// booth_mul64
module booth_mul64(
    input   wire    clk,
    input   wire    nrst,
    input   wire    [63:0]  A,
    input   wire    [63:0]  B,
    output  reg     [127:0] P,
    input   wire    start,
    output  wire    ready
);
    localparam S_IDLE = 2'b00;
    localparam S_LOAD = 2'b01;
    localparam S_BUSY = 2'b10;
    localparam S_FINISH = 2'b11;
    reg [1:0] STATE;
    reg [1:0] next_state;
    reg [5:0] count;
    assign ready = (STATE == S_IDLE);
    reg [63:0] A_buf;
    reg [64:0] B_buf;
    reg [67:0] P_cur;
    reg [63:0] P_sft;
    reg [63:0] Ss;
    wire [64:0] PP;
    wire E, S;
    Booth4 enc(A_buf, B_buf[2:0], PP, E, S);
    always @ (*) begin
        next_state = STATE;
        if (STATE == S_IDLE && start == 1'b1)
            next_state = S_LOAD;
        if (STATE == S_LOAD)
            next_state = S_BUSY;
        if (STATE == S_BUSY && count == 6'd31)
            next_state = S_FINISH;
        if (STATE == S_FINISH)
            next_state = S_IDLE;
    end
    always @ (posedge clk or negedge nrst) begin
        if (~nrst) begin
            STATE <= S_IDLE;
        end
        else begin
            STATE <= next_state;
        end
    end
    always @ (posedge clk or negedge nrst) begin
        if (~nrst) begin
            count <= 6'd0;
        end
        else begin
            if (STATE == S_BUSY)
                count <= count + 1;
            else
                count <= 6'd0;
        end
    end
    always @ (posedge clk or negedge nrst) begin
        if (~nrst) begin
            A_buf <= 64'd0;
            B_buf <= 64'd0;
        end
        else begin
            if (next_state == S_LOAD) begin
                A_buf <= A;
                B_buf <= {B, 1'b0};
            end
            else if (STATE == S_BUSY) begin
  ...
export LEC_CHECK = 0
export CAP_MARGIN = 20
export CORE_MARGIN = 2
export CORE_UTILIZATION = 71
export SETUP_SLACK_MARGIN = -0.27
export SLEW_MARGIN = 20
create_clock -name core_clock -period 3.34 [get_ports {clk}]
run.sh (not shown) runs the stock make flow with config.mk's settings and CLKGATE_MAP_FILE=.
The starting point stopped in global routing (5_1_grt).
Edit:
- CORE_UTILIZATION: 71 -> 40
- SETUP_SLACK_MARGIN: -0.27 -> not set
- clock period: 3.34 -> 5.13 ns (I/O delays scaled with it)
With this change the flow finished with timing, DRC and antenna clean.
Synthesized cell count does not change.
Die size rose by 76%.
Area after synthesis is unchanged.
Edit:
- ABC_AREA: not set -> 1
- CORE_UTILIZATION: 40 -> 72
- CTS_CLUSTER_DIAMETER: not set -> 394
- CTS_CLUSTER_SIZE: not set -> 10
- HOLD_SLACK_MARGIN: not set -> 0.3
- PLACE_DENSITY: not set -> 0.42
- SETUP_SLACK_MARGIN: not set -> 0.26
- clock period: 5.13 -> 2.22 ns (I/O delays scaled with it)
This time the run never finished: it broke off in clock tree synthesis (4_1_cts), error DPL-0033.
Area after synthesis climbs by 23%.
Die size came out lower by 31%.
Synthesized cell count rose by 68%.
Edit:
- ABC_AREA: 1 -> not set
- CAP_MARGIN: 20 -> 25
- CELL_PAD_IN_SITES_DETAIL_PLACEMENT: not set -> 1
- CORE_ASPECT_RATIO: not set -> 0.77
- CORE_UTILIZATION: 72 -> 40
- CTS_CLUSTER_DIAMETER: 394 -> not set
- CTS_CLUSTER_SIZE: 10 -> not set
- GPL_TIMING_DRIVEN: not set -> 0
- HOLD_SLACK_MARGIN: 0.3 -> not set
- MIN_ROUTING_LAYER: not set -> met2
- PLACE_DENSITY: 0.42 -> not set
- SETUP_SLACK_MARGIN: 0.26 -> not set
- SLEW_MARGIN: 20 -> 40
- clock period: 2.22 -> 6.0 ns (I/O delays scaled with it)
What happened: The new run finished clean; synthesized area shrinks by 19%; die area went up by 45%; synthesized cell count falls by 40%.
Edit:
- ABC_AREA: not set -> 1
- CAP_MARGIN: 25 -> 20
- CELL_PAD_IN_SITES_DETAIL_PLACEMENT: 1 -> not set
- CORE_ASPECT_RATIO: 0.77 -> not set
- CORE_UTILIZATION: 40 -> 72
- CTS_CLUSTER_DIAMETER: not set -> 394
- CTS_CLUSTER_SIZE: not set -> 10
- GPL_TIMING_DRIVEN: 0 -> not set
- MIN_ROUTING_LAYER: met2 -> not set
- PLACE_DENSITY: not set -> 0.42
- SETUP_SLACK_MARGIN: not set -> 0.26
- SLEW_MARGIN: 40 -> 20
- clock period: 6.0 -> 2.22 ns (I/O delays scaled with it)
- With this change the flow ended with an error in clock tree synthesis (4_1_cts)
- synthesized cell count climbs by 68%
- synthesized area climbs by 23%
- die area drops by 31%
Edit:
- ABC_AREA: 1 -> not set
- CORE_UTILIZATION: 72 -> 70
- CTS_CLUSTER_DIAMETER: 394 -> not set
- CTS_CLUSTER_SIZE: 10 -> not set
- PLACE_DENSITY: 0.42 -> not set
- SETUP_SLACK_MARGIN: 0.26 -> not set
- clock period: 2.22 -> 5.13 ns (I/O delays scaled with it)
After rerunning: This time the run passed the timing, DRC and antenna checks; synthesized cell count went down by 40%; synthesized area is lower by 19%; die size drops by 16%.

* * *

Starting RTL as in the previous note.
Design booth_mul64, start of the top module:
module booth_mul64(
    input   wire    clk,
    input   wire    nrst,
    input   wire    [63:0]  A,
    input   wire    [63:0]  B,
    output  reg     [127:0] P,
    input   wire    start,
    output  wire    ready
);
    localparam S_IDLE = 2'b00;
    localparam S_LOAD = 2'b01;
    localparam S_BUSY = 2'b10;
    localparam S_FINISH = 2'b11;
    reg [1:0] STATE;
    reg [1:0] next_state;
    reg [5:0] count;
    assign ready = (STATE == S_IDLE);
    reg [63:0] A_buf;
    reg [64:0] B_buf;
    reg [67:0] P_cur;
    reg [63:0] P_sft;
    reg [63:0] Ss;
    wire [64:0] PP;
    wire E, S;
    Booth4 enc(A_buf, B_buf[2:0], PP, E, S);
    always @ (*) begin
        next_state = STATE;
        if (STATE == S_IDLE && start == 1'b1)
            next_state = S_LOAD;
        if (STATE == S_LOAD)
            next_state = S_BUSY;
        if (STATE == S_BUSY && count == 6'd31)
            next_state = S_FINISH;
        if (STATE == S_FINISH)
            next_state = S_IDLE;
    end
    always @ (posedge clk or negedge nrst) begin
  ...
clock: 4.6 ns
lec_check: 0
cap_margin: 20
core_margin: 2
core_utilization: 70
cts_cluster_size: 37
slew_margin: 20
Edit:
- ABC_AREA: unset -> 1
- CORE_UTILIZATION: 70 -> 40
- CTS_CLUSTER_SIZE: 37 -> unset
- GPL_TIMING_DRIVEN: unset -> 0
- clock period: 4.6 -> 6.0 ns (I/O delays scaled with it)
Result: Setup slack is better by 0.94 ns. Worst hold slack is better by 0.049 ns. Power drops by 9.3%. Non-clock buffer count climbs by 57. Final cell count climbs by 73%. Final area climbs by 22%. Sequential share of layout area drops by 6.5 points. Wire length climbs by 65%.
Power figures rest on the tool's default switching activity, not on a simulated workload.
